Design IOTDF, start of the top module:
module IOTDF( clk, rst, in_en, iot_in, fn_sel, busy, valid, iot_out);
clock: 2.64 ns
lec_check: 0
abc_area: 0
cap_margin: 5
cell_pad_in_sites_detail_placement: 1
cell_pad_in_sites_global_placement: 3
core_margin: 2
core_utilization: 22
hold_slack_margin: 0.09
place_density: 0.58
setup_slack_margin: 0.57
slew_margin: 20
run.sh (not shown) runs the stock make flow with config.mk's settings and CLKGATE_MAP_FILE=.
The baseline finished with timing, DRC and antenna clean.
Edit:
ABC_AREA = default   (was 0)
CAP_MARGIN = 20   (was 5)
CELL_PAD_IN_SITES_DETAIL_PLACEMENT = default   (was 1)
CELL_PAD_IN_SITES_GLOBAL_PLACEMENT = default   (was 3)
CORE_UTILIZATION = 64   (was 22)
HOLD_SLACK_MARGIN = default   (was 0.09)
PLACE_DENSITY = default   (was 0.58)
SETUP_SLACK_MARGIN = default   (was 0.57)
clock period = 3.74 ns   (was 2.64 ns; I/O delays follow)
=> The changed run completed with no timing, DRC or antenna violations. Hold slack loses 8.2 ps. Die area is lower by well over a third. Synthesized area stays the same. Power is lower by well over a third. Sequential power is lower by a quarter to a third. Routed wire length is lower by a quarter to a third. Worst setup slack gains 530 ps. Design area is lower by about a fifth. Sequential share of layout area is higher by 8.6 points.
Edit:
CORE_UTILIZATION = 66   (was 64)
MAX_ROUTING_LAYER = met4   (was default)
clock period = 2.94 ns   (was 3.74 ns; I/O delays follow)
Area after synthesis stays the same.
Setup slack loses 470 ps.
Clock skew grows by 12 ps.
Die size shrinks by a few percent.
Edit:
CORE_UTILIZATION = 70   (was 66)
CTS_CLUSTER_SIZE = 33   (was default)
clock period = 2.74 ns   (was 2.94 ns; I/O delays follow)
With this change the flow finished but fails on negative setup slack.
Global-route usage came out higher by 3.5 points.
Total power came out higher by a little under a tenth.
Cell area came out higher slightly.
Wire length came out higher slightly.
Edit:
CORE_UTILIZATION = 40   (was 70)
CTS_CLUSTER_SIZE = default   (was 33)
MAX_ROUTING_LAYER = default   (was met4)
clock period = 5.0 ns   (was 2.74 ns; I/O delays follow)
The changed run completed without violations.
Power is lower by well over a third.
Hold slack gets better by 87 ps.
Design area is lower by a few percent.
Die size is higher by well over a third.
Routed wire length is lower by a few percent.
Fmax is lower by a quarter to a third.
Sequential power is lower by well over a third.
Area after synthesis stays the same.
Edit:
CAP_MARGIN = 5   (was 20)
CELL_PAD_IN_SITES_DETAIL_PLACEMENT = 2   (was default)
CORE_UTILIZATION = 42   (was 40)
CTS_CLUSTER_DIAMETER = 292   (was default)
GPL_TIMING_DRIVEN = 0   (was default)
HOLD_SLACK_MARGIN = 0.09   (was default)
PLACE_DENSITY_LB_ADDON = 0.25   (was default)
TNS_END_PERCENT = 100   (was default)
What happened: With this change the flow never finished: it broke off in 5_1_grt. Synthesized area stays the same. Die area shrinks by 4.7%. Synthesized cell count stays the same.

========
Setup of wip/cedar:
Starting RTL as in the previous note.
## IOTDF
module IOTDF( clk, rst, in_en, iot_in, fn_sel, busy, valid, iot_out);
Settings: LEC_CHECK=0, CAP_MARGIN=15, CELL_PAD_IN_SITES_DETAIL_PLACEMENT=2, CORE_ASPECT_RATIO=1.16, CORE_MARGIN=2, CORE_UTILIZATION=45, CTS_CLUSTER_DIAMETER=369, CTS_CLUSTER_SIZE=15, HOLD_SLACK_MARGIN=-0.06, SETUP_SLACK_MARGIN=-0.32, SLEW_MARGIN=40, TNS_END_PERCENT=95; clock period 5.0 ns.
No crash in wip/cedar: every stage finished, but the layout fails its final checks due to max-capacitance violations, max-slew violations.
## Diff of input files: wip/violet against wip/cedar
==> flow/config.mk <==
export PLATFORM = sky130hd
export DESIGN_NAME = IOTDF
export DESIGN_NICKNAME = IOTDF
export VERILOG_FILES = /design/flow/design.v
export SDC_FILE = /design/flow/constraint.sdc
export NUM_CORES = 4
export LEC_CHECK = 0
export CAP_MARGIN = 25
export CELL_PAD_IN_SITES_DETAIL_PLACEMENT = 2
export CORE_ASPECT_RATIO = 1.16
export CORE_MARGIN = 5
export CORE_UTILIZATION = 45
export CTS_CLUSTER_DIAMETER = 369
export CTS_CLUSTER_SIZE = 15
export GPL_TIMING_DRIVEN = 0
export PLACE_DENSITY_LB_ADDON = 0.08
export SETUP_SLACK_MARGIN = -0.32
export SLEW_MARGIN = 40
export TNS_END_PERCENT = 95
| design area | wip/violet vs wip/cedar | worse |. Summary of wip/violet over wip/cedar: final critical-path share of the clock period increased by 1.8 points relative to the old numbers, met1 routed wirelength after detailed routing increased about 4%. wip/violet reached the end of the flow, and the finished layout is clean on the timing, design-rule and antenna checks.
Inputs modified between wip/violet and wip/onyx:
==> flow/config.mk <==
export PLATFORM = sky130hd
export DESIGN_NAME = IOTDF
export DESIGN_NICKNAME = IOTDF
export VERILOG_FILES = /design/flow/design.v
export SDC_FILE = /design/flow/constraint.sdc
export NUM_CORES = 4
export LEC_CHECK = 0
export CAP_MARGIN = 15
export CORE_MARGIN = 2
export CORE_UTILIZATION = 45
export SLEW_MARGIN = 20
Results
Delay of the slowest cell on the worst path: wip/onyx vs wip/violet up 0.10 ns. Delta (wip/onyx minus wip/violet): core utilization of the finished layout down 0.66 points; die area shrank by 3.5%.

========
Starting RTL as in the previous note.
make LEC_CHECK=0 CAP_MARGIN=25 CELL_PAD_IN_SITES_DETAIL_PLACEMENT=2 CORE_ASPECT_RATIO=1.16 CORE_MARGIN=5 CORE_UTILIZATION=45 CTS_CLUSTER_DIAMETER=369 CTS_CLUSTER_SIZE=15 SETUP_SLACK_MARGIN=-0.32 SLEW_MARGIN=40 TNS_END_PERCENT=95 finish   # period 5.0 ns
Change:
- CAP_MARGIN: 25 -> 5
- CELL_PAD_IN_SITES_DETAIL_PLACEMENT: 2 -> 1
- CORE_ASPECT_RATIO: 1.16 -> default
- CORE_MARGIN: 5 -> 2
- CORE_UTILIZATION: 45 -> 42
- CTS_CLUSTER_DIAMETER: 369 -> 292
- CTS_CLUSTER_SIZE: 15 -> default
- GPL_ROUTABILITY_DRIVEN: default -> 0
- GPL_TIMING_DRIVEN: default -> 0
- HOLD_SLACK_MARGIN: default -> 0.09
- MAX_ROUTING_LAYER: default -> met4
- PLACE_DENSITY_LB_ADDON: default -> 0.26
- SETUP_SLACK_MARGIN: -0.32 -> default
- SLEW_MARGIN: 40 -> 20
- TNS_END_PERCENT: 95 -> 100
What happened:
- The new run passed the timing, design-rule and antenna checks
- area after synthesis does not change
- worst setup slack got worse by 340 ps
- clock-buffer cell count rises by 44
- routed wire length came out lower by 22%
- worst hold slack gets worse by 11 ps
- final area went up by 3.9%
- global-route usage came out lower by 8.7 points
- power went up by 3.6%
- sequential share of layout area drops by 1.5 points
- die size grows by 3.3%
- synthesized cell count does not change
Change:
- CELL_PAD_IN_SITES_DETAIL_PLACEMENT: 1 -> default
- CORE_UTILIZATION: 42 -> 66
- CTS_CLUSTER_DIAMETER: 292 -> 378
- GPL_ROUTABILITY_DRIVEN: 0 -> default
- GPL_TIMING_DRIVEN: 0 -> default
- HOLD_SLACK_MARGIN: 0.09 -> default
- PLACE_DENSITY_LB_ADDON: 0.26 -> default
- TNS_END_PERCENT: 100 -> default
- clock period: 5.0 -> 2.37 ns (I/O delays scaled with it)
Outcome:
- The changed run completed, yet does not pass: negative setup slack
- setup slack got worse by 760 ps
- wire length goes down by 1.2%
- clock power went up by 100%
- via count rose by 10%
- cell area came out higher by 14%
- die area came out lower by 36%
Change:
- CAP_MARGIN: 5 -> 20
- CORE_UTILIZATION: 66 -> 65
- CTS_CLUSTER_DIAMETER: 378 -> default
- MAX_ROUTING_LAYER: met4 -> default
- clock period: 2.37 -> 3.93 ns (I/O delays scaled with it)
The new run produced a clean layout.
Sequential cell count does not change.
Power went down by about 45%.
Design area went down by about 14%.
Clock power went down by 38%.
No activity file was given, so power comes from the tool's default toggle rates.
